==> run X <==
==> flow/design.v <==
module testpc(
	clock,   
	reset,   
	pc,   
	instruction,   
	mem_data,   
	mem_addr,   
	mem_wdata,   
	mwrite_enable,
	mread_enable,
	regwrite_enable,   
	write_addr,   
	reg_write_data   
	);
	input clock, reset;
	input [15:0] instruction, mem_data;
	output [15:0] pc, mem_addr, mem_wdata;
	output [15:0] reg_write_data;
	output mwrite_enable, mread_enable, regwrite_enable;
	output [2:0] write_addr;
	reg [15:0] pc, read_data1, read_data2, ext_imm_data, alu_result;
	reg [15:0] reg_write_data;
	reg [15:0] jump_addr, branch_addr;
	reg [15:0] mwrite_addr, mread_addr;
	reg [6:0] imm_data;
	reg [2:0] read_addr1, read_addr2, write_addr;
	reg [1:0] result_sel;
	reg regwrite_enable, func_sel, imm_sel, mwrite_enable;
	reg mread_enable, memtoreg_sel, jump_enable, branch_enable;
	reg [15:0] reg_table[0:7];
	reg [15:0] c, temp;
	reg c1, c2, s1;
	wire [15:0] b1;
	wire [15:0] and_result, not_result;
	assign mem_addr = alu_result;
	assign mem_wdata = read_data2;
	always@(posedge clock or negedge reset)
	begin
		if(reset == 1'b0)
			pc <= 16'b0000000000000000;
		else if(branch_enable == 1'b1)
		begin
			if(alu_result == 0)
				pc <= pc + branch_addr;
			else
				pc <= pc + 16'b0000000000000001;
		end
		else if(jump_enable == 1'b1)
			pc <= 16'b0000000000000000 + jump_addr;
		else
			pc <= pc + 16'b0000000000000001;
	end
	always@(instruction)
	begin
		begin
			if(instruction[15:13] == 3'b001 && instruction[3:0] <= 4'b0010)   
			begin
				if(instruction[3:0] == 4'b0000)   
				begin
					read_addr1 = instruction[12:10]; 
					read_addr2 = instruction[9:7];  
					write_addr = instruction[6:4];  
					imm_data = 7'b0000000;
					mwrite_addr = 16'b0000000000000000;
					mread_addr = 16'b0000000000000000;
					jump_addr = 16'b0000000000000000;
					branch_addr = 16'b0000000000000000;
					regwrite_enable = 1'b1;
					func_sel = 1'b0;
					result_sel = 2'b00;
					imm_sel = 1'b0;
					mwrite_enable = 1'b0;
					mread_enable = 1'b0;
					memtoreg_sel = 1'b0;
					jump_enable = 1'b0;
					branch_enable = 1'b0;
				end
				else if(instruction[3:0] == 4'b0001)   
				begin
					read_addr1 = instruction[12:10];  
					read_addr2 = instruction[9:7];  
					write_addr = instruction[6:4];  
					imm_data = 7'b0000000;
					mwrite_addr = 16'b0000000000000000;
					mread_addr = 16'b0000000000000000;
					jump_addr = 16'b0000000000000000;
					branch_addr = 16'b0000000000000000;
					regwrite_enable = 1'b1;
					func_sel = 1'b0;
					result_sel = 2'b10;
					imm_sel = 1'b0;
					mwrite_enable = 1'b0;
					mread_enable = 1'b0;
					memtoreg_sel = 1'b0;
					jump_enable = 1'b0;
					branch_enable =	1'b0;		
				end
				else   
				begin
					read_addr1 = instruction[12:10];  
					read_addr2 = instruction[9:7];  
					write_addr = instruction[6:4];  
					imm_data = 7'b0000000;
					mwrite_addr = 16'b0000000000000000;
					mread_addr = 16'b0000000000000000;
					jump_addr = 16'b0000000000000000;
					branch_addr = 16'b0000000000000000;
					regwrite_enable = 1'b1;
					func_sel = 1'b0;
					result_sel = 2'b11;
					imm_sel = 1'b0;
					mwrite_enable = 1'b0;
					mread_enable = 1'b0;
					memtoreg_sel = 1'b0;
					jump_enable = 1'b0;
					branch_enable =	1'b0;		
				end
			end
			else if(instruction[15:13] == 3'b011)   
			begin
				read_addr1 = instruction[12:10];  
				read_addr2 = 3'b000; 
				write_addr = instruction[9:7];  
				imm_data = instruction[6:0];  
				mwrite_addr = 16'b0000000000000000;
				mread_addr = 16'b0000000000000000;
				jump_addr = 16'b0000000000000000;
				branch_addr = 16'b0000000000000000;
				regwrite_enable = 1'b1;
				func_sel = 1'b0;
				result_sel = 2'b00;
				imm_sel = 1'b1;
				mwrite_enable = 1'b0;
				mread_enable = 1'b0;
				memtoreg_sel = 1'b0;
				jump_enable = 1'b0;
				branch_enable =	1'b0;	
			end
			else if(instruction[15:13] == 3'b100)   
			begin
				read_addr1 = instruction[12:10]; 
				read_addr2 = 3'b000;  
				write_addr = instruction[9:7]; 
				imm_data = instruction[6:0];  
				mwrite_addr = 16'b0000000000000000;
				mread_addr = instruction[12:10];
				jump_addr = 16'b0000000000000000;
				branch_addr = 16'b0000000000000000;
				regwrite_enable = 1'b1;
				func_sel = 1'b0;
				result_sel = 2'b00;
				imm_sel = 1'b1;
				mwrite_enable = 1'b0;
				mread_enable = 1'b1;
				memtoreg_sel = 1'b1;
				jump_enable = 1'b0;
				branch_enable =	1'b0;	
			end
			else if(instruction[15:13] == 3'b101)   
			begin
				read_addr1 = instruction[12:10]; 
				read_addr2 = instruction[9:7];
				write_addr = 3'b000;
				imm_data = instruction[6:0]; 
				mwrite_addr = instruction[9:7]; 
				mread_addr = 16'b0000000000000000;
				jump_addr = 16'b0000000000000000;
				branch_addr = 16'b0000000000000000;
				regwrite_enable = 1'b0;
				func_sel = 1'b0;
				result_sel = 2'b00;
				imm_sel = 1'b1;
				mwrite_enable = 1'b1;
				mread_enable = 1'b0;
				memtoreg_sel = 1'b0;
				jump_enable = 1'b0;
				branch_enable =	1'b0;	
			end
			else if(instruction[15:13] == 3'b110)   
			begin
				read_addr1 = instruction[12:10]; 
				read_addr2 = instruction[9:7]; 
				write_addr = 3'b000;
				imm_data = instruction[6:0]; 
				mwrite_addr = 16'b0000000000000000;
				mread_addr = 16'b0000000000000000;
				jump_addr = 16'b0000000000000000;
				branch_addr = instruction[6:0];
				regwrite_enable = 1'b0;
				func_sel = 1'b1;
				result_sel = 2'b00;
				imm_sel = 1'b0;
				mwrite_enable = 1'b0;
				mread_enable = 1'b0;
				memtoreg_sel = 1'b0;
				jump_enable = 1'b0;
				branch_enable =	1'b1;	
			end
			else if(instruction[15:13] == 3'b111)   
			begin
				read_addr1 = 3'b000;
				read_addr2 = 3'b000; 
				write_addr = 3'b000;
				imm_data = 7'b0000000;
				mwrite_addr = 16'b0000000000000000;
				mread_addr = 16'b0000000000000000;
				jump_addr = instruction[12:0];   
				branch_addr = 16'b0000000000000000;
				regwrite_enable = 1'b0;
				func_sel = 1'b0;
				result_sel = 2'b00;
				imm_sel = 1'b0;
				mwrite_enable = 1'b0;
				mread_enable = 1'b0;
				memtoreg_sel = 1'b0;
				jump_enable = 1'b1;
				branch_enable = 1'b0;	
			end
			else   
			begin
				read_addr1 = 3'b000;
				read_addr2 = 3'b000;
				write_addr = 3'b000;
				imm_data = 7'b0000000;
				mwrite_addr = 16'b0000000000000000;
				mread_addr = 16'b0000000000000000;
				jump_addr = 16'b0000000000000000;
				branch_addr = 16'b0000000000000000;
				regwrite_enable = 1'b0;
				func_sel = 1'b0;
				result_sel = 2'b00;
				imm_sel = 1'b0;
				mwrite_enable = 1'b0;
				mread_enable = 1'b0;
				memtoreg_sel = 1'b0;
				jump_enable = 1'b0;
				branch_enable =	1'b0;	
			end
		end
	end
	always@(alu_result, mem_data, memtoreg_sel)
	begin
		if(memtoreg_sel == 1'b1)
			reg_write_data = mem_data;
		else
			reg_write_data = alu_result;
	end
	always@(posedge clock or negedge reset)
	begin
		if(reset == 1'b0)   
		begin
			reg_table[0] <= 16'b0000000000000000;
			reg_table[1] <= 16'b0000000000000000;
			reg_table[2] <= 16'b0000000000000000;
			reg_table[3] <= 16'b0000000000000000;
			reg_table[4] <= 16'b0000000000000000;
			reg_table[5] <= 16'b0000000000000000;
			reg_table[6] <= 16'b0000000000000000;
			reg_table[7] <= 16'b0000000000000000;
		end
		else if(regwrite_enable == 1'b1)
			reg_table[write_addr] <= reg_write_data;
	end
	always@(*)
	begin
		read_data1 = reg_table[read_addr1];
		read_data2 = reg_table[read_addr2];
	end
	reg [15:0] mux_data;
	reg [15:0] adder_result;	
	always@(imm_data)
	begin
		if(imm_data[6] == 1'b1)
			ext_imm_data = 16'b1111111110000000 + imm_data;
		else
			ext_imm_data = 16'b0000000000000000 + imm_data;
	end
	always@(read_data2, ext_imm_data, imm_sel)
	begin
		if(imm_sel == 1'b0)
			mux_data = read_data2;
		else
			mux_data = ext_imm_data;
	end
	always@(mux_data, b1, func_sel)
	case(func_sel)
		1'b0 : temp = mux_data;
		1'b1 : temp = ~mux_data + 1;
	endcase
	assign b1 = temp;
	always@(*)
	begin
	adder_result[0] = read_data1[0] ^ b1[0];
	c[0] = read_data1[0] & b1[0];	
	s1 = b1[1] ^ c[0];
	c1 = b1[1] & c[0];
	adder_result[1] = read_data1[1] ^ s1;
	c2 = read_data1[1] & s1;
	c[1] = c1 | c2;
	s1 = b1[2] ^ c[1];
	c1 = b1[2] & c[1];
	adder_result[2] = read_data1[2] ^ s1;
	c2 = read_data1[2] & s1;
	c[2] = c1 | c2;	
	s1 = b1[3] ^ c[2];
	c1 = b1[3] & c[2];
	adder_result[3] = read_data1[3] ^ s1;
	c2 = read_data1[3] & s1;
	c[3] = c1 | c2;
	s1 = b1[4] ^ c[3];
	c1 = b1[4] & c[3];
	adder_result[4] = read_data1[4] ^ s1;
	c2 = read_data1[4] & s1;
	c[4] = c1 | c2;
	s1 = b1[5] ^ c[4];
	c1 = b1[5] & c[4];
	adder_result[5] = read_data1[5] ^ s1;
	c2 = read_data1[5] & s1;
	c[5] = c1 | c2;
	s1 = b1[6] ^ c[5];
	c1 = b1[6] & c[5];
	adder_result[6] = read_data1[6] ^ s1;
	c2 = read_data1[6] & s1;
	c[6] = c1 | c2;
	s1 = b1[7] ^ c[6];
	c1 = b1[7] & c[6];
	adder_result[7] = read_data1[7] ^ s1;
	c2 = read_data1[7] & s1;
	c[7] = c1 | c2;
	s1 = b1[8] ^ c[7];
	c1 = b1[8] & c[7];
	adder_result[8] = read_data1[8] ^ s1;
	c2 = read_data1[8] & s1;
	c[8] = c1 | c2;
	s1 = b1[9] ^ c[8];
	c1 = b1[9] & c[8];
	adder_result[9] = read_data1[9] ^ s1;
	c2 = read_data1[9] & s1;
	c[9] = c1 | c2;
	s1 = b1[10] ^ c[9];
	c1 = b1[10] & c[9];
	adder_result[10] = read_data1[10] ^ s1;
	c2 = read_data1[10] & s1;
	c[10] = c1 | c2;
	s1 = b1[11] ^ c[10];
	c1 = b1[11] & c[10];
	adder_result[11] = read_data1[11] ^ s1;
	c2 = read_data1[11] & s1;
	c[11] = c1 | c2;
	s1 = b1[12] ^ c[11];
	c1 = b1[12] & c[11];
	adder_result[12] = read_data1[12] ^ s1;
	c2 = read_data1[12] & s1;
	c[12] = c1 | c2;
	s1 = b1[13] ^ c[12];
	c1 = b1[13] & c[12];
	adder_result[13] = read_data1[13] ^ s1;
	c2 = read_data1[13] & s1;
	c[13] = c1 | c2;
	s1 = b1[14] ^ c[13];
	c1 = b1[14] & c[13];
	adder_result[14] = read_data1[14] ^ s1;
	c2 = read_data1[14] & s1;
	c[14] = c1 | c2;
	s1 = b1[15] ^ c[14];
	c1 = b1[15] & c[14];
	adder_result[15] = read_data1[15] ^ s1;
	c2 = read_data1[15] & s1;
	c[15] = c1 | c2;
	end
	assign and_result = read_data1 & mux_data;
	assign not_result = ~read_data1 + mux_data;
	always@(adder_result, and_result, not_result, result_sel)
	case(result_sel)
		2'b00 : alu_result = adder_result;
		2'b01 : 
		begin
			if(adder_result >= 0)
				alu_result = 8'b00000000;
			else
				alu_result = 8'b00000001;
		end
		2'b10 : alu_result = and_result;
		2'b11 : alu_result = not_result;
	endcase
endmodule
==> flow/run.sh <==
#!/bin/bash
# the make line also repeats each setting of config.mk as NAME=value (left out here)
make -C /OpenROAD-flow-scripts/flow DESIGN_CONFIG=/design/flow/config.mk WORK_HOME=/design/flow/orfs CLKGATE_MAP_FILE= finish
==> flow/config.mk <==
export PLATFORM = sky130hd
export DESIGN_NAME = testpc
export DESIGN_NICKNAME = testpc
export VERILOG_FILES = /design/flow/design.v
export SDC_FILE = /design/flow/constraint.sdc
export NUM_CORES = 4
export LEC_CHECK = 0
export ABC_AREA = 1
export CAP_MARGIN = 0
export CELL_PAD_IN_SITES_GLOBAL_PLACEMENT = 1
export CORE_ASPECT_RATIO = 1.85
export CORE_MARGIN = 6
export CORE_UTILIZATION = 40
export CTS_CLUSTER_DIAMETER = 323
export CTS_CLUSTER_SIZE = 19
export GPL_ROUTABILITY_DRIVEN = 0
export HOLD_SLACK_MARGIN = -0.01
export PLACE_DENSITY_LB_ADDON = 0.21
export SETUP_SLACK_MARGIN = 2.02
export SLEW_MARGIN = 40
export TNS_END_PERCENT = 55
==> flow/constraint.sdc <==
create_clock -name core_clock -period 23.2 [get_ports {clock}]
set_input_delay 4.6400 -clock core_clock [delete_from_list [all_inputs] [get_ports {clock}]]
set_output_delay 4.6400 -clock core_clock [all_outputs]
set_load 0.01 [all_outputs]
==> run K: changes against run X <==
==> flow/config.mk (replaced) <==
export PLATFORM = sky130hd
export DESIGN_NAME = testpc
export DESIGN_NICKNAME = testpc
export VERILOG_FILES = /design/flow/design.v
export SDC_FILE = /design/flow/constraint.sdc
export NUM_CORES = 4
export LEC_CHECK = 0
export ABC_AREA = 1
export CAP_MARGIN = 20
export CORE_MARGIN = 7
export CORE_UTILIZATION = 58
export CTS_CLUSTER_DIAMETER = 252
export CTS_CLUSTER_SIZE = 100
export SLEW_MARGIN = 20
export TNS_END_PERCENT = 20
==> flow/constraint.sdc (replaced) <==
create_clock -name core_clock -period 16.0 [get_ports {clock}]
set_input_delay 3.2000 -clock core_clock [delete_from_list [all_inputs] [get_ports {clock}]]
set_output_delay 3.2000 -clock core_clock [all_outputs]
set_load 0.01 [all_outputs]
==> summary.txt <==
Numbers from the implementation run.

The area overhead of the layout relative to synthesis is 16.3%. The combinational cell fraction of total power is 53.3%. The proportion of cell area occupied by multi-input gates is 50.3%. The net switching power of the design is 756 uW. In this run the horizontal extent of the chip is 136 um. The insertion delay of the later-clocked pin in the worst-skew pair is 0.45 ns. The endpoint of the worst hold path is reported as reg_table[1][15]. The total power divided by cell area is 121 nW/um^2.

The DRC marker count from the first detailed-route iteration is 1,236. Per report_power, the Combinational row totals 857 uW. At the pin with the least slew margin, the transition time is 0.851 ns. The worst hold-check slack is 0.480 ns. In this design, the stage delay of the slowest critical-path cell is 1.02 ns. The run finished with no timing, DRC or antenna violations. The launch point of the critical path is instruction[8]. The clock network area share is 4.67%.
the above is filed under run X

==> summary.txt <==
Numbers from the implementation run.

For reference, the critical path is launched at instruction[3]. The combinational cell fraction of total power is 54.4%. The net switching power of the design is 1080 uW. The biggest cell delay along the critical path is 0.56 ns. The flow measured a signed area growth from synthesis to layout of 17.3%. The most critical hold endpoint after final layout shows a slack of 0.489 ns.

The total power divided by cell area is 171 nW/um^2. The flow ran to the end and the layout has no timing, DRC or antenna violations. The clock network area share is 4.28%.

The end point of the most critical hold path is reg_table[0][9]. The die width is 154 um. Looking at the max-slew report, the worst-margin pin has a slew of 1.09 ns. Per the finish-stage timing summary, setup violations number 0. In the finished design, the share of the clock period the worst path needs comes to 97.3%.
the above is filed under run K

Power and IR drop assume default switching activity.
